job 2932:
==> flow/design.v (excerpt) <==
module drawing_line_top(
    input logic clk,
    input logic rst,
    output logic Hsync,
    output logic Vsync,
    output logic [3:0] vgaRed,
    output logic [3:0] vgaGreen,
    output logic [3:0] vgaBlue,
    input logic [11:0] x0,y0,x1,y1,
    output logic disp_en,
    output logic vga_clk,
    output logic [11:0] v_cntr, h_cntr
    );
Size: about 3900 cells after synthesis, ~31000 µm² of cells after synthesis.
clock: 4.95 ns
lec_check: 0
cap_margin: 20
cell_pad_in_sites_detail_placement: 0
cell_pad_in_sites_global_placement: 1
core_margin: 2
core_utilization: 72
cts_cluster_size: 94
gpl_routability_driven: 0
max_routing_layer: met4
slew_margin: 0
run.sh (not shown) runs the stock make flow with config.mk's settings and CLKGATE_MAP_FILE=.
For job 2932, the flow was terminated by a tool error in global placement without I/O and produced no final design.
--- input diff job 2932..job 831 ---
- CORE_UTILIZATION: 72 -> 40
- CELL_PAD_IN_SITES_DETAIL_PLACEMENT: 0 -> unset
- CELL_PAD_IN_SITES_GLOBAL_PLACEMENT: 1 -> unset
- SLEW_MARGIN: 0 -> 20
- GPL_ROUTABILITY_DRIVEN: 0 -> unset
- CTS_CLUSTER_SIZE: 94 -> unset
- MAX_ROUTING_LAYER: met4 -> unset
- the clock period (ns, I/O delays scaled along): 4.95 -> 6.11
Notes after the runs:
Among job 2932 and job 831, the run that stopped before the end is job 2932, and it is the only one.
Diff job 831..job 2932 | synthesized area | negligible
Looking at core utilization before placement, job 831 sits 33 points lower than job 2932 does.
Comparing job 2932 against job 831, there is no change at all in number of standard cells reported by yosys.
Comparing job 831 against job 2932, there is no change at all in synthesized cell count.
Job 831 has floorplan die width above what job 2932 had.
Area of the core went up by more than half going from job 2932 to job 831.
Re summed standard-cell area reported by yosys: no difference whatsoever between job 2932 and job 831.
Per the comparison of job 831 with job 2932, die area grew by 78%; number of placement rows now sits higher.
Modified inputs, job 8642 compared to job 831
- changing the clock period (ns, I/O delays scaled along) from 6.11 to 10.0
--- outcome ---
Job 8642 was carried through to the last stage, and its layout satisfied the timing, design-rule and antenna checks.
Looking only at maximum fanout encountered on the critical timing path, and setting everything else aside, the lower value of job 831 and job 8642 goes to job 831.
Reported for job 831 and job 8642, post-synthesis cell type count turned out identical to the last digit.
Taking job 831 as the reference, in job 8642 register-to-register setup slack went up by 3470 ps, multi-input logic area was more or less identical, actual transition at the worst max-transition pin went up by 100 ps.
Diff job 831 -> job 8642: post-layout utilization of the core saw a decrease; sum of routed wire length over all layers saw little to no change; share of total power in the clock network saw a decrease; share of power burned in combinational logic saw an increase.
Input-level comparison between job 4122 and job 8642:
- an added MAX_ROUTING_LAYER of met4
- an added CTS_CLUSTER_DIAMETER of 354
- a change of CORE_UTILIZATION from 40 to 70
- a change of the clock period (ns, I/O delays scaled along) from 10.0 to 4.22
--- outcome ---
The flow did not stop early for job 8642: all stages ran, and the layout cleared the timing, design-rule and antenna checks.
Run status, job 4122: aborted in global routing, error GRT-0232
From job 4122 to job 8642, number of levels in the clock H-tree did not move at all.
Job 4122 vs. job 8642: placement-stage cell area shows an increase of 13%; post-CTS resize count +151; floorplan row count fell 25%; initial core utilization went up 31 points; die area lower.
[inputs] job 1126 vs job 4122
- CTS_CLUSTER_DIAMETER no longer set, was 354
- CORE_UTILIZATION now 58, was 70
- PLACE_DENSITY_LB_ADDON now 0.08, previously not set
- CTS_CLUSTER_SIZE now 97, previously not set
- ABC_AREA now 1, previously not set
- MAX_ROUTING_LAYER no longer set, was met4
- the clock period (ns, I/O delays scaled along) now 4.48, was 4.22
Notes after the runs:
- Summary — die size, job 1126 relative to job 4122: higher, by about 26%.
- Relative to job 4122, mux cell area share after synthesis has gone down in job 1126.
- For job 4122, the flow was terminated by a tool error in global routing and produced no final design.
- Job 1126: all stages complete, timing, DRC and antenna checks passed
- In job 1126, the area after synthesis came out about 5% above the value in job 4122.
- Delta(fraction of the mapped netlist area in compound gates, job 1126 - job 4122) < 0
- Number of cell instances after yosys synthesis was higher in job 1126 than in job 4122.
- Min post-synthesis adder-cell area fraction across job 1126 and job 4122: job 1126
- Largest family of logic cells by area: simple AND/OR/NAND/NOR gates -> job 1126, AND-OR/OR-AND gates -> job 4122
- Compared with job 4122, in job 1126 pre-CTS setup slack increased 600 ps, number of distinct library cells after synthesis shows a reduction of 40%, fraction of synthesized cell area in xor and xnor cells down 4.3 points, cell area after placement lower.
- On starting density of the core: job 1126 sits below job 4122.
Power is estimated from default activity; no workload was simulated.
